// ahb_slave
module ahb_slave (
    input  wire        HCLK,         
    input  wire        HRESETn,      
    input  wire [31:0] HADDR,        
    input  wire        HWRITE,       
    input  wire [2:0]  HSIZE,        
    input  wire [2:0]  HBURST,       
    input  wire [3:0]  HPROT,        
    input  wire [1:0]  HTRANS,       
    input  wire        HMASTLOCK,    
    input  wire        HSEL,         
    input  wire [31:0] HWDATA,       
    output wire [31:0] HRDATA,       
    output wire        HREADY,       
    output wire        HRESP,        
    input  wire [3:0]  HWSTRB,       
    output wire [31:0] tdr_o,        
    output wire [31:0] lcr_o,        
    output wire [31:0] ocr_o,        
    output wire [31:0] fcr_o,        
    output wire [31:0] ier_o,        
    output wire [31:0] hcr_o,        
    input  wire [31:0] rdr_i,        
    input  wire [31:0] lsr_i,        
    input  wire [31:0] iir_i         
);
    logic        write_read;      
    logic        error_flag;      
    logic        transfer_valid;  
    logic [31:0] addr;            
    logic [2:0]  size;            
    logic [2:0]  burst;           
    logic [3:0]  prot;            
    logic        mastlock;        
    logic [3:0]  strb;            
  ...
make LEC_CHECK=0 ABC_AREA=1 CAP_MARGIN=20 CORE_MARGIN=2 CORE_UTILIZATION=68 PLACE_DENSITY=0.37 SLEW_MARGIN=20 finish   # period 3.32 ns
run.sh (not shown) runs the stock make flow with config.mk's settings and CLKGATE_MAP_FILE=.
The first run ended with an error in 3_3_place_gp.
Then changed:
--- a/flow/config.mk
+++ b/flow/config.mk
@@ -6,8 +6,8 @@
 export NUM_CORES = 4
 export LEC_CHECK = 0
-export ABC_AREA = 1
 export CAP_MARGIN = 20
 export CORE_MARGIN = 2
-export CORE_UTILIZATION = 68
-export PLACE_DENSITY = 0.37
+export CORE_UTILIZATION = 58
+export CTS_CLUSTER_SIZE = 15
+export SETUP_SLACK_MARGIN = -0.15
 export SLEW_MARGIN = 20
==> flow/constraint.sdc (replaced) <==
create_clock -name core_clock -period 3.2 [get_ports {HCLK}]
set_input_delay 0.6400 -clock core_clock [delete_from_list [all_inputs] [get_ports {HCLK}]]
set_output_delay 0.6400 -clock core_clock [all_outputs]
set_load 0.01 [all_outputs]
What happened: This time the run finished but fails on negative setup slack. Synthesized cell count fell by about 36%. Die area rose by about 22%. Area after synthesis rose by 5.0%.
Then changed:
--- a/flow/config.mk
+++ b/flow/config.mk
@@ -6,8 +6,7 @@
 export NUM_CORES = 4
 export LEC_CHECK = 0
+export ABC_AREA = 1
 export CAP_MARGIN = 20
 export CORE_MARGIN = 2
-export CORE_UTILIZATION = 58
-export CTS_CLUSTER_SIZE = 15
-export SETUP_SLACK_MARGIN = -0.15
+export CORE_UTILIZATION = 52
 export SLEW_MARGIN = 20
==> flow/constraint.sdc (replaced) <==
create_clock -name core_clock -period 3.71 [get_ports {HCLK}]
set_input_delay 0.7420 -clock core_clock [delete_from_list [all_inputs] [get_ports {HCLK}]]
set_output_delay 0.7420 -clock core_clock [all_outputs]
set_load 0.01 [all_outputs]
Now the flow went through all stages and came out clean.
Setup slack gets better by 0.57 ns.
Combinational power drops by 52%.
Via count came out higher by 13%.
Power drops by 30%.
Register-to-register slack gains 0.67 ns.
Cell area came out lower by 6.8%.
Die size came out higher by 6.1%.
Hold slack improves by 0.19 ns.
Sequential cell count is unchanged.
Then changed:
--- a/flow/config.mk
+++ b/flow/config.mk
@@ -6,7 +6,8 @@
 export NUM_CORES = 4
 export LEC_CHECK = 0
-export ABC_AREA = 1
 export CAP_MARGIN = 20
 export CORE_MARGIN = 2
-export CORE_UTILIZATION = 52
+export CORE_UTILIZATION = 40
+export GPL_TIMING_DRIVEN = 0
+export MIN_ROUTING_LAYER = met2
 export SLEW_MARGIN = 20
==> flow/constraint.sdc (replaced) <==
create_clock -name core_clock -period 7.08 [get_ports {HCLK}]
set_input_delay 1.4160 -clock core_clock [delete_from_list [all_inputs] [get_ports {HCLK}]]
set_output_delay 1.4160 -clock core_clock [all_outputs]
set_load 0.01 [all_outputs]
Result: The new run completed and failed the layout checks on negative setup slack; hold slack improves by 0.27 ns; register-to-register slack improves by 2.6 ns; clock-buffer cell count increases by 5; non-clock buffer count came out higher by 27; first-iteration DRC count rose to 2.8 times its value; total power goes down by a quarter to a third; sequential power is lower by well over a third.
Then changed:
--- a/flow/config.mk
+++ b/flow/config.mk
@@ -6,8 +6,7 @@
 export NUM_CORES = 4
 export LEC_CHECK = 0
+export ABC_AREA = 1
 export CAP_MARGIN = 20
 export CORE_MARGIN = 2
-export CORE_UTILIZATION = 40
-export GPL_TIMING_DRIVEN = 0
-export MIN_ROUTING_LAYER = met2
+export CORE_UTILIZATION = 53
 export SLEW_MARGIN = 20
==> flow/constraint.sdc (replaced) <==
create_clock -name core_clock -period 2.81 [get_ports {HCLK}]
set_input_delay 0.5620 -clock core_clock [delete_from_list [all_inputs] [get_ports {HCLK}]]
set_output_delay 0.5620 -clock core_clock [all_outputs]
set_load 0.01 [all_outputs]
The changed run produced a layout that fails on negative setup slack.
Wire length falls by 16%.
Sequential power came out higher by 130%.
Global-route usage decreases by 12 points.
Setup slack gets worse by 0.34 ns.
Power goes up by 110%.

========
== xenon ==
ahb_slave again, from the RTL that the note above started with.
Design ahb_slave, start of the top module:
module ahb_slave (
    input  wire        HCLK,         
    input  wire        HRESETn,      
    input  wire [31:0] HADDR,        
    input  wire        HWRITE,       
    input  wire [2:0]  HSIZE,        
    input  wire [2:0]  HBURST,       
    input  wire [3:0]  HPROT,        
    input  wire [1:0]  HTRANS,       
    input  wire        HMASTLOCK,    
    input  wire        HSEL,         
    input  wire [31:0] HWDATA,       
    output wire [31:0] HRDATA,       
    output wire        HREADY,       
    output wire        HRESP,        
    input  wire [3:0]  HWSTRB,       
    output wire [31:0] tdr_o,        
    output wire [31:0] lcr_o,        
    output wire [31:0] ocr_o,        
    output wire [31:0] fcr_o,        
    output wire [31:0] ier_o,        
    output wire [31:0] hcr_o,        
    input  wire [31:0] rdr_i,        
    input  wire [31:0] lsr_i,        
    input  wire [31:0] iir_i         
);
    logic        write_read;      
    logic        error_flag;      
    logic        transfer_valid;  
    logic [31:0] addr;            
    logic [2:0]  size;            
    logic [2:0]  burst;           
    logic [3:0]  prot;            
    logic        mastlock;        
    logic [3:0]  strb;            
    logic [31:0] write_data;      
    logic [31:0] read_data;       
    ahb_slave_controller u_controller (
        .HCLK(HCLK),
        .HRESETn(HRESETn),
        .HWRITE(HWRITE),
        .HTRANS(HTRANS),
        .HSEL(HSEL),
        .HADDR(HADDR),
        .HSIZE(HSIZE),
        .HBURST(HBURST),
        .HPROT(HPROT),
        .HMASTLOCK(HMASTLOCK),
        .HWSTRB(HWSTRB),
        .HWDATA(HWDATA),
        .HREADY(HREADY),
        .HRESP(HRESP),
        .HRDATA(HRDATA),
        .addr(addr),
        .size(size),
        .burst(burst),
        .prot(prot),
        .mastlock(mastlock),
        .strb(strb),
        .write_data(write_data),
  ...
make LEC_CHECK=0 CAP_MARGIN=20 CORE_MARGIN=2 CORE_UTILIZATION=58 SLEW_MARGIN=20 finish   # period 4.88 ns
### xenon -> yarrow
- a change of CORE_UTILIZATION from 58 to 51
- a change of the clock period (ns, I/O delays scaled along) from 4.88 to 3.03
## What came out
- xenon finished every stage and its layout cleared the timing, design-rule and antenna checks.
- yarrow -> stages 100% | layout checks FAIL | setup timing
- A slowest cell on the critical path of sky130_fd_sc_hd__or4_4 is what yarrow shows, while sky130_fd_sc_hd__or3b_4 belongs to xenon.
- yarrow: number of antenna diodes lower than xenon
- xenon and yarrow ended up with nearly the same number of hold violations in the final report.
- Slew at the pin with the worst max-slew slack was higher in the run labelled xenon.
- Comparing xenon and yarrow, total iterations of the first detailed-routing run is lower on xenon.
- In the metrics for xenon and yarrow, the one carrying the lower part of the power in the clock network is yarrow.
- Logic share of the area in yarrow is 1.8 points lower than in xenon
Modified inputs, harbor compared to yarrow
- CORE_UTILIZATION changed from 51 to 70
- CTS_CLUSTER_SIZE newly set to 59
- the clock period (ns, I/O delays scaled along) changed from 3.03 to 3.11
--- outcome ---
The flow ran to completion for all of yarrow and harbor but harbor, which stopped partway. The flow ended early for harbor: it failed with a tool error in 3_5_place_dp. yarrow finished every stage; the final checks, however, were not passed, the failures being setup timing. Diff yarrow -> harbor: initial core utilization went up, mean post-synth cell area did not really move, horizontal die dimension went down, post-synthesis net count did not really move, XOR/XNOR share of the synthesized area did not really move. When harbor is measured against yarrow, its vertical die dimension turns out 14% lower. Reported for harbor and yarrow, count of input and output buffers turned out identical to the last digit.
Power and IR drop assume default switching activity.
